run A:
## AuctionSearch
module AuctionSearch(
  input         clock,
  input         reset,
  output        io_rewardIn_0_ready,
  input         io_rewardIn_0_valid,
  input  [7:0]  io_rewardIn_0_reward,
  input  [10:0] io_rewardIn_0_idx,
  input         io_rewardIn_0_last,
  output [10:0] io_agentIdx_0,
  input  [7:0]  io_price_0,
  output        io_rewardIn_1_ready,
  input         io_rewardIn_1_valid,
  input  [7:0]  io_rewardIn_1_reward,
  input  [10:0] io_rewardIn_1_idx,
  output [10:0] io_agentIdx_1,
  input  [7:0]  io_price_1,
  output        io_rewardIn_2_ready,
  input         io_rewardIn_2_valid,
  input  [7:0]  io_rewardIn_2_reward,
  input  [10:0] io_rewardIn_2_idx,
  output [10:0] io_agentIdx_2,
  input  [7:0]  io_price_2,
  output        io_rewardIn_3_ready,
  input         io_rewardIn_3_valid,
  input  [7:0]  io_rewardIn_3_reward,
  input  [10:0] io_rewardIn_3_idx,
  output [10:0] io_agentIdx_3,
  input  [7:0]  io_price_3,
  output        io_rewardIn_4_ready,
  input         io_rewardIn_4_valid,
  input  [7:0]  io_rewardIn_4_reward,
  input  [10:0] io_rewardIn_4_idx,
  output [10:0] io_agentIdx_4,
  input  [7:0]  io_price_4,
  output        io_rewardIn_5_ready,
  input         io_rewardIn_5_valid,
  input  [7:0]  io_rewardIn_5_reward,
  input  [10:0] io_rewardIn_5_idx,
  output [10:0] io_agentIdx_5,
  input  [7:0]  io_price_5,
  output        io_rewardIn_6_ready,
  input         io_rewardIn_6_valid,
  input  [7:0]  io_rewardIn_6_reward,
  input  [10:0] io_rewardIn_6_idx,
  output [10:0] io_agentIdx_6,
  input  [7:0]  io_price_6,
  output        io_rewardIn_7_ready,
  input         io_rewardIn_7_valid,
  input  [7:0]  io_rewardIn_7_reward,
  input  [10:0] io_rewardIn_7_idx,
  output [10:0] io_agentIdx_7,
  input  [7:0]  io_price_7,
  input         io_resultOut_ready,
  output        io_resultOut_valid,
  output [10:0] io_resultOut_winner,
  output [7:0]  io_resultOut_bid
);
make LEC_CHECK=0 CAP_MARGIN=20 CORE_MARGIN=2 CORE_UTILIZATION=21 PLACE_DENSITY=0.6 SLEW_MARGIN=20 finish   # period 4.52 ns
run.sh (not shown) runs the stock make flow with config.mk's settings and CLKGATE_MAP_FILE=.
Setup changes, run A to run B
- CORE_UTILIZATION: 21 -> 71
- PLACE_DENSITY: 0.6 -> unset
- the clock period (ns, I/O delays scaled along): 4.52 -> 3.2
Results
- In run B the implementation ran to completion but is not tape-out ready, as the final checks report setup timing.
- Run A | stages: all done | timing, DRC, antenna: all pass
- Taking run A as the reference, in run B maximum cell stage delay along the critical path went down 0.36 ns; final standard cell area without fillers increased by 2000 sq um relative to the old numbers; worst-case setup margin in the final layout down 0.35 ns.
- First-pass GRT wire length was lower in the run labelled run A.
- Total leakage power for run B: about 10% up relative to run A
- Taking run A as the reference point, the power of run B rises by about 44%.
Input-level comparison between run C and run B:
- PLACE_DENSITY now 0.6, previously not set
- CORE_UTILIZATION now 40, was 71
- the clock period (ns, I/O delays scaled along) now 3.67, was 3.2
==> comparison <==
Between run B and run C, the share of synthesized cell area in and-or and or-and compound cells does not differ in any meaningful way.
Run C vs run B, critical path capture point: search.compRegs_3_0_runningBid[3] vs search.compRegs_1_3_runningBid[2]
For run C, the beginning of the critical path was search.compRegs_2_1_benefit[2], unlike run B, where it was search.compRegs_0_6_benefit[0].
On run C: delay of the slowest cell on the worst path is 0.03 ns higher than what run B gave.
Core area went up by more than half going from run B to run C.
Run C finished all stages; the layout is clean.
Run B: all stages done; final checks FAILED (setup timing).
Run C ends up with a combinational share of power that is 3.2 points lower than in run B.
The following lists how run D was set up differently from run C:
- CORE_UTILIZATION changed from 40 to 9
- the clock period (ns, I/O delays scaled along) changed from 3.67 to 4.15
[summary]
- Wire length of the first global-routing pass grows by more than 10% when moving from run C to run D.
- Per the comparison of run D with run C, clock-buffer cell count fell 16%, wire length rose about 28%.
- Min worst setup slack across run C and run D: run C

Starting RTL as in the previous note.
Design AuctionSearch, start of the top module:
module AuctionSearch(
  input         clock,
  input         reset,
  output        io_rewardIn_0_ready,
  input         io_rewardIn_0_valid,
  input  [7:0]  io_rewardIn_0_reward,
  input  [10:0] io_rewardIn_0_idx,
  input         io_rewardIn_0_last,
  output [10:0] io_agentIdx_0,
  input  [7:0]  io_price_0,
  output        io_rewardIn_1_ready,
  input         io_rewardIn_1_valid,
  input  [7:0]  io_rewardIn_1_reward,
  input  [10:0] io_rewardIn_1_idx,
  output [10:0] io_agentIdx_1,
  input  [7:0]  io_price_1,
  output        io_rewardIn_2_ready,
  input         io_rewardIn_2_valid,
  input  [7:0]  io_rewardIn_2_reward,
  input  [10:0] io_rewardIn_2_idx,
  output [10:0] io_agentIdx_2,
  input  [7:0]  io_price_2,
  output        io_rewardIn_3_ready,
  input         io_rewardIn_3_valid,
  input  [7:0]  io_rewardIn_3_reward,
  input  [10:0] io_rewardIn_3_idx,
  output [10:0] io_agentIdx_3,
  input  [7:0]  io_price_3,
  output        io_rewardIn_4_ready,
  input         io_rewardIn_4_valid,
  input  [7:0]  io_rewardIn_4_reward,
  input  [10:0] io_rewardIn_4_idx,
  output [10:0] io_agentIdx_4,
  input  [7:0]  io_price_4,
  output        io_rewardIn_5_ready,
  input         io_rewardIn_5_valid,
  input  [7:0]  io_rewardIn_5_reward,
  input  [10:0] io_rewardIn_5_idx,
  output [10:0] io_agentIdx_5,
  input  [7:0]  io_price_5,
  output        io_rewardIn_6_ready,
  input         io_rewardIn_6_valid,
  input  [7:0]  io_rewardIn_6_reward,
  input  [10:0] io_rewardIn_6_idx,
  output [10:0] io_agentIdx_6,
  input  [7:0]  io_price_6,
  output        io_rewardIn_7_ready,
  input         io_rewardIn_7_valid,
  input  [7:0]  io_rewardIn_7_reward,
  input  [10:0] io_rewardIn_7_idx,
  output [10:0] io_agentIdx_7,
  input  [7:0]  io_price_7,
  input         io_resultOut_ready,
  output        io_resultOut_valid,
  output [10:0] io_resultOut_winner,
  output [7:0]  io_resultOut_bid
);
  wire        pe0_valid;
  wire [7:0]  pe0_benefit;
  wire [7:0]  pe0_oldPrice;
  wire [10:0] pe0_id;
  wire        pe0_last;
  wire        pe0_ready;
  wire        pe1_valid;
  wire [7:0]  pe1_benefit;
  wire [7:0]  pe1_oldPrice;
  wire [10:0] pe1_id;
  wire        pe1_last;
  wire        pe1_ready;
  wire        pe2_valid;
  wire [7:0]  pe2_benefit;
  ...
Settings: LEC_CHECK=0, ABC_AREA=1, CAP_MARGIN=20, CELL_PAD_IN_SITES_DETAIL_PLACEMENT=1, CELL_PAD_IN_SITES_GLOBAL_PLACEMENT=1, CORE_MARGIN=6, CORE_UTILIZATION=33, CTS_CLUSTER_SIZE=55, GPL_ROUTABILITY_DRIVEN=0, GPL_TIMING_DRIVEN=0, MIN_ROUTING_LAYER=met2, PLACE_DENSITY=0.39, SETUP_SLACK_MARGIN=0.68, SLEW_MARGIN=20, TNS_END_PERCENT=45; clock period 6.78 ns.
The starting point finished with timing, DRC and antenna clean.
Rerun with:
==> flow/config.mk (replaced) <==
export PLATFORM = sky130hd
export DESIGN_NAME = AuctionSearch
export DESIGN_NICKNAME = AuctionSearch
export VERILOG_FILES = /design/flow/design.v
export SDC_FILE = /design/flow/constraint.sdc
export NUM_CORES = 4
export LEC_CHECK = 0
export CAP_MARGIN = 20
export CORE_MARGIN = 2
export CORE_UTILIZATION = 40
export PLACE_DENSITY = 0.6
export SLEW_MARGIN = 20
==> flow/constraint.sdc (replaced) <==
create_clock -name core_clock -period 3.8 [get_ports {clock}]
set_input_delay 0.7600 -clock core_clock [delete_from_list [all_inputs] [get_ports {clock}]]
set_output_delay 0.7600 -clock core_clock [all_outputs]
set_load 0.01 [all_outputs]
=> The changed run finished clean. Setup slack got worse by 0.34 ns. Synthesized area shrinks by about 5.6%. Total power went up by 49%.
Rerun with:
--- a/flow/config.mk
+++ b/flow/config.mk
@@ -10,2 +10,2 @@
-export CORE_UTILIZATION = 40
-export PLACE_DENSITY = 0.6
+export CORE_UTILIZATION = 57
+export SETUP_SLACK_MARGIN = 0.31
==> flow/constraint.sdc (replaced) <==
create_clock -name core_clock -period 2.11 [get_ports {clock}]
set_input_delay 0.4220 -clock core_clock [delete_from_list [all_inputs] [get_ports {clock}]]
set_output_delay 0.4220 -clock core_clock [all_outputs]
set_load 0.01 [all_outputs]
Effect: With this change the flow completed and failed the layout checks on negative setup slack; combinational power grows to 2.6 times its value; worst setup slack loses 1.5 ns; design area climbs by 20%; area after synthesis does not change; critical path depth climbs by 10.
Rerun with:
--- a/flow/config.mk
+++ b/flow/config.mk
@@ -10,2 +10,2 @@
-export CORE_UTILIZATION = 57
-export SETUP_SLACK_MARGIN = 0.31
+export CORE_UTILIZATION = 71
+export SETUP_SLACK_MARGIN = 0.64
=> The changed run failed in global routing (5_1_grt) on GRT-0116; area after synthesis does not change; synthesized cell count does not change; die size went down by about a fifth.
Rerun with:
--- a/flow/config.mk
+++ b/flow/config.mk
@@ -11 +11 @@
-export SETUP_SLACK_MARGIN = 0.64
+export SETUP_SLACK_MARGIN = -0.2
==> flow/constraint.sdc (replaced) <==
create_clock -name core_clock -period 2.12 [get_ports {clock}]
set_input_delay 0.4240 -clock core_clock [delete_from_list [all_inputs] [get_ports {clock}]]
set_output_delay 0.4240 -clock core_clock [all_outputs]
set_load 0.01 [all_outputs]
Now the flow ended with an error in clock tree synthesis (4_1_cts) (DPL-0033); die size stays the same; synthesized cell count stays the same; synthesized area does not change.
Rerun with:
--- a/flow/config.mk
+++ b/flow/config.mk
@@ -7,0 +8 @@
+export ABC_AREA = 1
@@ -10,2 +11,2 @@
-export CORE_UTILIZATION = 71
-export SETUP_SLACK_MARGIN = -0.2
+export CORE_UTILIZATION = 68
+export PLACE_DENSITY = 0.6
==> flow/constraint.sdc (replaced) <==
create_clock -name core_clock -period 3.25 [get_ports {clock}]
set_input_delay 0.6500 -clock core_clock [delete_from_list [all_inputs] [get_ports {clock}]]
set_output_delay 0.6500 -clock core_clock [all_outputs]
set_load 0.01 [all_outputs]
Result: Now the flow produced a clean layout. Die size rose by 10%. Synthesized cell count rose by 19%. Area after synthesis rose by 5.9%.
Power figures rest on the tool's default switching activity, not on a simulated workload.
